==> run C <==
==> flow/design.v (excerpt) <==
module alu(input read,write,dig1,dig2,dig3,dig4,rst,clk,rev,exec,sign, output o1,o2,o3,o4, output [0:6] bcd);
localparam RESET=4'd0;
localparam IDLE=4'd1;
localparam ADDRESS=4'd2;
localparam DISPLAY=4'd3;
localparam WRITE=4'd4;
localparam EXECUTE=4'd5;
localparam DEBOUNCER_CONSTANT=32'b0111_1111_1111_1111_1111_1111_1111_1111;
localparam DEBOUNCER_CLOCK=10;
localparam OPERATOR=4'd1;
localparam OPERAND1=4'd2;
localparam OPERAND2=4'd3;
localparam ADD=4'd0;
localparam SUB=4'd1;
localparam MUL=4'd2;
localparam DIV=4'd3;
reg [3:0] state, location_state;  
reg [3:0] location_state_q;
reg [3:0] di1,di2,di3,di4,di5,add1,add2,add4;  
reg [3:0] di1_q,di2_q,di3_q,di4_q,di5_q,add1_q,add2_q,add4_q;
reg [6:0] b1,b2,b3,b4;  
reg [6:0] b1_q,b2_q,b3_q,b4_q;
reg [63:0] main_count; 
reg [63:0] main_count_q;
reg [31:0] debouncer4,debouncer3,debouncer2,debouncer1;  
reg [31:0] debouncer4_q,debouncer3_q,debouncer2_q,debouncer1_q;
reg [7:0] value, address;  
reg [7:0] value_q, address_q;
reg [31:0] temp_register;  
reg [31:0] temp_register_q;
reg mem_we;  
reg [31:0] mem_wdata;  
reg [31:0] memory[0:31];  
reg [7:0] temp_value,temp_display1,temp_display2;  
reg idle,address_read,mul_en;  
reg address_read_q,mul_en_q;
reg sign_1, sign_2; 
reg sign_1_q, sign_2_q;
wire temp_c_sub,temp_c_add;  
wire [7:0] add_output,sub_output;  
wire [15:0] mul_output, div_output;
function [6:0] bcd_number;  
	input reg [3:0] d;
	case (d)
		4'd0:bcd_number=7'b0000001;
  ...
Settings: LEC_CHECK=0, ABC_AREA=1, CAP_MARGIN=20, CORE_MARGIN=2, CORE_UTILIZATION=72, CTS_CLUSTER_SIZE=72, HOLD_SLACK_MARGIN=0.29, PLACE_DENSITY_LB_ADDON=0.06, SETUP_SLACK_MARGIN=1.64, SLEW_MARGIN=20; clock period 5.62 ns.
run.sh (not shown) runs the stock make flow with config.mk's settings and CLKGATE_MAP_FILE=.
==> run G (differences from run C) <==
==> flow/config.mk (replaced) <==
export PLATFORM = sky130hd
export DESIGN_NAME = alu
export DESIGN_NICKNAME = alu
export VERILOG_FILES = /design/flow/design.v
export SDC_FILE = /design/flow/constraint.sdc
export NUM_CORES = 4
export LEC_CHECK = 0
export ABC_AREA = 1
export CAP_MARGIN = 5
export CELL_PAD_IN_SITES_DETAIL_PLACEMENT = 1
export CORE_ASPECT_RATIO = 0.59
export CORE_MARGIN = 7
export CORE_UTILIZATION = 59
export GPL_TIMING_DRIVEN = 0
export HOLD_SLACK_MARGIN = 0.16
export PLACE_DENSITY_LB_ADDON = 0.06
export SETUP_SLACK_MARGIN = -0.95
export SLEW_MARGIN = 40
export TNS_END_PERCENT = 70
==> flow/constraint.sdc (replaced) <==
create_clock -name core_clock -period 12.2 [get_ports {clk}]
set_input_delay 2.4400 -clock core_clock [delete_from_list [all_inputs] [get_ports {clk}]]
set_output_delay 2.4400 -clock core_clock [all_outputs]
set_load 0.01 [all_outputs]
==> run A (differences from run C) <==
==> flow/config.mk (replaced) <==
export PLATFORM = sky130hd
export DESIGN_NAME = alu
export DESIGN_NICKNAME = alu
export VERILOG_FILES = /design/flow/design.v
export SDC_FILE = /design/flow/constraint.sdc
export NUM_CORES = 4
export LEC_CHECK = 0
export ABC_AREA = 0
export CAP_MARGIN = 20
export CORE_MARGIN = 2
export CORE_UTILIZATION = 72
export CTS_CLUSTER_SIZE = 24
export PLACE_DENSITY_LB_ADDON = 0.0
export SETUP_SLACK_MARGIN = 1.45
export SLEW_MARGIN = 20
==> flow/constraint.sdc (replaced) <==
create_clock -name core_clock -period 5.0 [get_ports {clk}]
set_input_delay 1.0000 -clock core_clock [delete_from_list [all_inputs] [get_ports {clk}]]
set_output_delay 1.0000 -clock core_clock [all_outputs]
set_load 0.01 [all_outputs]
==> qor summary <==
item                                                                                       run A                  run G                     run C
Outcome                                                                aborted with a tool error  timing/DRC/antenna clean  finished with violations
Failing step                                                                      global routing                      -                         -
Violated checks                                                                                -                      -      negative setup slack
Count of endpoints failing hold in the final timing report                                     -                      0                         0
Buffers inserted during post-CTS setup optimization                                           95                      0                        51
Power share of the sequential group                                                            -                  42.2%                     42.1%
Destination of the critical timing path                                                        -  BOOTH.temp_Output[15]     BOOTH.temp_Output[15]
Yosys xor share                                                                            3.29%                  1.79%                     1.79%
Share of the cycle needed by the critical path after routing                                   -                  64.9%                      112%
Antenna fix cells                                                                              -                     13                         0
Fp_density                                                                                 72.5%                  59.4%                     73.1%
FF-to-FF path depth                                                                            -                     19                        19
Detail-routed net length per standard cell                                                     -                34.7 um                   22.3 um
Area growth syn-to-layout                                                                      -                  13.6%                     14.8%
Worst IR Drop VDD                                                                              -               0.146 mV                  0.324 mV
Post-Place Cells                                                                            4822                   6501                      6138
Fin Setup TNS                                                                                  -                   0 ns                  -1.46 ns
P_clk                                                                                          -                3.13 mW                   6.78 mW
Number of nets still failing antenna checks after routing                                      -                      0                         0
Post-synth area from yosys stat                                                        49700 um2              50400 um2                 50400 um2
Depth of the critical timing path with buffers and inverters included                          -                     19                        19

========
==> run K <==
Starting RTL as in the previous note.
// alu
module alu(input read,write,dig1,dig2,dig3,dig4,rst,clk,rev,exec,sign, output o1,o2,o3,o4, output [0:6] bcd);
clock: 5.0 ns
lec_check: 0
abc_area: 0
cap_margin: 20
core_margin: 2
core_utilization: 72
cts_cluster_size: 24
place_density_lb_addon: 0.0
setup_slack_margin: 1.39
slew_margin: 20
==> inputs of run M, as changes to run K <==
- ABC_AREA: 0 -> unset
- CORE_UTILIZATION: 72 -> 45
- CTS_CLUSTER_SIZE: 24 -> unset
- PLACE_DENSITY_LB_ADDON: 0.0 -> unset
- SETUP_SLACK_MARGIN: 1.39 -> unset
==> flow/constraint.sdc (replaced) <==
create_clock -name core_clock -period 8.04 [get_ports {clk}]
set_input_delay 1.6080 -clock core_clock [delete_from_list [all_inputs] [get_ports {clk}]]
set_output_delay 1.6080 -clock core_clock [all_outputs]
set_load 0.01 [all_outputs]
==> inputs of run P, as changes to run K <==
- ABC_AREA: 0 -> unset
- CAP_MARGIN: 20 -> 5
- CORE_ASPECT_RATIO: unset -> 1.15
- CORE_UTILIZATION: 72 -> 45
- CTS_CLUSTER_SIZE: 24 -> 64
- MAX_ROUTING_LAYER: unset -> met4
- MIN_ROUTING_LAYER: unset -> met1
- PLACE_DENSITY_LB_ADDON: 0.0 -> 0.16
- SETUP_SLACK_MARGIN: 1.39 -> unset
- TNS_END_PERCENT: unset -> 55
==> flow/constraint.sdc (replaced) <==
create_clock -name core_clock -period 4.49 [get_ports {clk}]
set_input_delay 0.8980 -clock core_clock [delete_from_list [all_inputs] [get_ports {clk}]]
set_output_delay 0.8980 -clock core_clock [all_outputs]
set_load 0.01 [all_outputs]
==> inputs of run D, as changes to run K <==
- ABC_AREA: 0 -> unset
- CORE_UTILIZATION: 72 -> 64
- CTS_CLUSTER_SIZE: 24 -> unset
- PLACE_DENSITY_LB_ADDON: 0.0 -> unset
- SETUP_SLACK_MARGIN: 1.39 -> 1.06
==> flow/constraint.sdc (replaced) <==
create_clock -name core_clock -period 6.88 [get_ports {clk}]
set_input_delay 1.3760 -clock core_clock [delete_from_list [all_inputs] [get_ports {clk}]]
set_output_delay 1.3760 -clock core_clock [all_outputs]
set_load 0.01 [all_outputs]
==> summary of the runs <==
Of run M and run P, run P has the higher via count (gap 6.3%, measured against run P).
Sequential power, highest first: run P, run D, run M.
First-iteration DRC count, highest first: run D, run M, run P.
In area after synthesis, run D and run P do not differ.
Run M finished clean. Run D finished with timing, DRC and antenna clean. Run P completed, yet does not pass: negative setup slack. Run K died in 5_1_grt (ODB-0269).
==> figures <==
| metric | run D | run P | run K | run M |
|---|---|---|---|---|
| Run status | finished clean | failed layout checks | stopped before the end | finished clean |
| Stage where the flow stopped | - | - | 5_1_grt | - |
| Violated checks | - | negative setup slack | - | - |
| P_sw | 4402 uW | 7267 uW | - | 3638 uW |
| Clock tree from TritonCTS | yes | yes | - | yes |
| Sequential cell fraction of total power | 0.458 | 0.420 | - | 0.456 |
| Startpoint of the lowest-slack register-to-register path | BOOTH.temp_Output[0] | BOOTH.posA[0] | - | BOOTH.temp_Output[0] |
| Hold slack final | 0.4251 ns | 0.4301 ns | - | 0.4337 ns |
| Core ar. | 77,080 um2 | 109,300 um2 | 68,470 um2 | 109,200 um2 |
| Delay contributed by the slowest stage of the critical path | 0.43 ns | 0.45 ns | - | 0.48 ns |
| Leakage power total | 0.01739 uW | 0.02049 uW | - | 0.01721 uW |
| Number of clock buffers inserted by TritonCTS | 100 | 101 | 96 | 105 |

========
==> 01-14 <==
Starting RTL as in the previous note.
Settings: LEC_CHECK=0, ABC_AREA=0, CAP_MARGIN=35, CELL_PAD_IN_SITES_DETAIL_PLACEMENT=1, CELL_PAD_IN_SITES_GLOBAL_PLACEMENT=1, CORE_ASPECT_RATIO=1.64, CORE_MARGIN=9, CORE_UTILIZATION=16, CTS_CLUSTER_DIAMETER=357, MAX_ROUTING_LAYER=met4, MIN_ROUTING_LAYER=met2, SETUP_SLACK_MARGIN=0.99, SLEW_MARGIN=20, TNS_END_PERCENT=95; clock period 8.56 ns.
==> 12-01: changes against 01-14 <==
Settings changed: ABC_AREA 0 to 1, CAP_MARGIN 35 to 20, CELL_PAD_IN_SITES_DETAIL_PLACEMENT 1 to unset, CELL_PAD_IN_SITES_GLOBAL_PLACEMENT 1 to unset, CORE_ASPECT_RATIO 1.64 to unset, CORE_MARGIN 9 to 2, CORE_UTILIZATION 16 to 72, CTS_CLUSTER_DIAMETER 357 to unset, CTS_CLUSTER_SIZE set to 72, HOLD_SLACK_MARGIN set to 0.29, MAX_ROUTING_LAYER met4 to unset, MIN_ROUTING_LAYER met2 to unset, PLACE_DENSITY_LB_ADDON set to 0.0, SETUP_SLACK_MARGIN 0.99 to 1.64, TNS_END_PERCENT 95 to unset.
==> flow/constraint.sdc (replaced) <==
create_clock -name core_clock -period 5.8 [get_ports {clk}]
set_input_delay 1.1600 -clock core_clock [delete_from_list [all_inputs] [get_ports {clk}]]
set_output_delay 1.1600 -clock core_clock [all_outputs]
set_load 0.01 [all_outputs]
==> 06-06: changes against 01-14 <==
Settings changed: ABC_AREA 0 to unset, CAP_MARGIN 35 to 20, CELL_PAD_IN_SITES_DETAIL_PLACEMENT 1 to unset, CELL_PAD_IN_SITES_GLOBAL_PLACEMENT 1 to unset, CORE_ASPECT_RATIO 1.64 to unset, CORE_MARGIN 9 to 2, CORE_UTILIZATION 16 to 59, CTS_CLUSTER_DIAMETER 357 to unset, MAX_ROUTING_LAYER met4 to unset, MIN_ROUTING_LAYER met2 to unset, SETUP_SLACK_MARGIN 0.99 to unset, TNS_END_PERCENT 95 to unset.
==> flow/constraint.sdc (replaced) <==
create_clock -name core_clock -period 8.04 [get_ports {clk}]
set_input_delay 1.6080 -clock core_clock [delete_from_list [all_inputs] [get_ports {clk}]]
set_output_delay 1.6080 -clock core_clock [all_outputs]
set_load 0.01 [all_outputs]
==> results <==
12-01 completed and failed the layout checks on setup timing. 01-14 passed the timing, design-rule and antenna checks. 06-06 went through all stages and came out clean. In flip-flop count, 06-06 and 12-01 do not differ. Of 01-14 and 12-01, 12-01 has the higher non-clock buffer count (gap 39). Sequential share of layout area, lowest first: 01-14, 12-01, 06-06. Clock skew: 06-06 < 01-14 < 12-01. In 06-06 the combinational power is lower than in 01-14, by about 4%. The highest total power belongs to 12-01, the lowest to 01-14. First-iteration DRC count: 06-06 < 12-01 < 01-14.

========
==> inputs of build 76 <==
alu again, from the RTL that the note above started with.
clock: 4.6 ns
lec_check: 0
abc_area: 0
cap_margin: 20
core_aspect_ratio: 0.5
core_margin: 2
core_utilization: 72
cts_cluster_diameter: 354
cts_cluster_size: 13
place_density_lb_addon: 0.12
setup_slack_margin: 1.34
slew_margin: 20
==> build 91 (differences from build 76) <==
Settings changed: ABC_AREA 0 to 1, CELL_PAD_IN_SITES_DETAIL_PLACEMENT set to 2, CORE_ASPECT_RATIO 0.5 to 0.66, CORE_MARGIN 2 to 3, CORE_UTILIZATION 72 to 45, CTS_CLUSTER_DIAMETER 354 to not set, CTS_CLUSTER_SIZE 13 to 64, MAX_ROUTING_LAYER set to met4, MIN_ROUTING_LAYER set to met1, PLACE_DENSITY_LB_ADDON 0.12 to 0.16, SETUP_SLACK_MARGIN 1.34 to not set, TNS_END_PERCENT set to 55.
==> flow/constraint.sdc (replaced) <==
create_clock -name core_clock -period 4.49 [get_ports {clk}]
set_input_delay 0.8980 -clock core_clock [delete_from_list [all_inputs] [get_ports {clk}]]
set_output_delay 0.8980 -clock core_clock [all_outputs]
set_load 0.01 [all_outputs]
==> qor summary <==
quantity	build 76	build 91
Placed cell area	55200 um^2	55100 um^2
Run status	did not finish	did not finish
Failing step	5_1_grt	5_1_grt
Initial core utilization	0.724	0.455
Weighted congestion reported at the end of routability-driven placement	0.977	0.987
Largest type area fraction	0.556	0.549
Site row count	68	99
Height of the die	190 um	278 um
Half-perimeter wire length after placement	102000 um	159000 um
Syn_area_per_cell	13.2 um^2	9.57 um^2
Core Box Area	68600 um^2	111000 um^2
Post-synthesis compound-gate area fraction	0.0805	0.0853
Number of cells produced by synthesis	3756	5261
Pre-CTS worst setup slack	-1.94 ns	-2.23 ns
Die Size	71200 um^2	116000 um^2
TritonCTS buffer count	86	100
Post-cts resize count	278	290

========
==> run a <==
alu again, from the RTL that the note above started with.
==> flow/config.mk <==
export PLATFORM = sky130hd
export DESIGN_NAME = alu
export DESIGN_NICKNAME = alu
export VERILOG_FILES = /design/flow/design.v
export SDC_FILE = /design/flow/constraint.sdc
export NUM_CORES = 4
export LEC_CHECK = 0
export ABC_AREA = 1
export CAP_MARGIN = 40
export CELL_PAD_IN_SITES_DETAIL_PLACEMENT = 0
export CORE_ASPECT_RATIO = 0.89
export CORE_MARGIN = 2
export CORE_UTILIZATION = 72
export CTS_CLUSTER_DIAMETER = 338
export CTS_CLUSTER_SIZE = 13
export GPL_TIMING_DRIVEN = 1
export HOLD_SLACK_MARGIN = 0.3
export PLACE_DENSITY_LB_ADDON = 0.06
export SETUP_SLACK_MARGIN = 0.02
export SLEW_MARGIN = 30
==> flow/constraint.sdc <==
create_clock -name core_clock -period 5.5 [get_ports {clk}]
set_input_delay 1.1000 -clock core_clock [delete_from_list [all_inputs] [get_ports {clk}]]
set_output_delay 1.1000 -clock core_clock [all_outputs]
set_load 0.01 [all_outputs]
==> run b: changes against run a <==
==> flow/config.mk (replaced) <==
export PLATFORM = sky130hd
export DESIGN_NAME = alu
export DESIGN_NICKNAME = alu
export VERILOG_FILES = /design/flow/design.v
export SDC_FILE = /design/flow/constraint.sdc
export NUM_CORES = 4
export LEC_CHECK = 0
export CAP_MARGIN = 20
export CELL_PAD_IN_SITES_DETAIL_PLACEMENT = 1
export CORE_MARGIN = 2
export CORE_UTILIZATION = 28
export CTS_CLUSTER_SIZE = 21
export PLACE_DENSITY_LB_ADDON = 0.02
export SETUP_SLACK_MARGIN = 0.22
export SLEW_MARGIN = 0
==> flow/constraint.sdc (replaced) <==
create_clock -name core_clock -period 10.1 [get_ports {clk}]
set_input_delay 2.0200 -clock core_clock [delete_from_list [all_inputs] [get_ports {clk}]]
set_output_delay 2.0200 -clock core_clock [all_outputs]
set_load 0.01 [all_outputs]
==> results <==
quantity                                                                            run a                   run b
Worst-case hold path end point                                     BOOTH.tempB[2]$_DFF_P_  BOOTH.tempB[1]$_DFF_P_
Count of cells along the worst register-to-register path                               19                      20
Non-clk invs                                                                          568                     123
Diode insertion count for antenna repair                                                1                       3
Signal buffers share of area                                                        2.59%                   2.05%
Die span in y                                                                      254 µm                  425 µm
Number of antenna violations at the first check in global routing                       1                       5
Standard-cell row count                                                                91                     154
Run status                                                                failed layout checks  timing/DRC/antenna clean
Layout check failures                                                        setup timing                       -
Largest net degree at the start of global routing                                     159                      95
Clock tree buffer count of the final layout                                           111                     164
Overall via count from detail_route                                                 39.0k                   31.9k
Met1 GRT Util                                                                       51.4%                   24.9%
Maximum fanout along the worst path                                                     3                      10
Pre-Repair DR Iteration Count                                                           8                       7
Total cell area at the placement stage                                          52100 µm²               52900 µm²
Gate count after technology mapping                                                  5261                    3756
Fraction of power spent switching nets                                              31.4%                   28.2%
Cell count after placement                                                           6142                    6027
Arrival time at the worst endpoint                                                6.87 ns                 8.72 ns
Logic gate fraction of the total cell area                                          33.7%                   33.9%
Internal Power                                                                   12700 µW                 7910 µW
Power figures rest on the tool's default switching activity, not on a simulated workload.
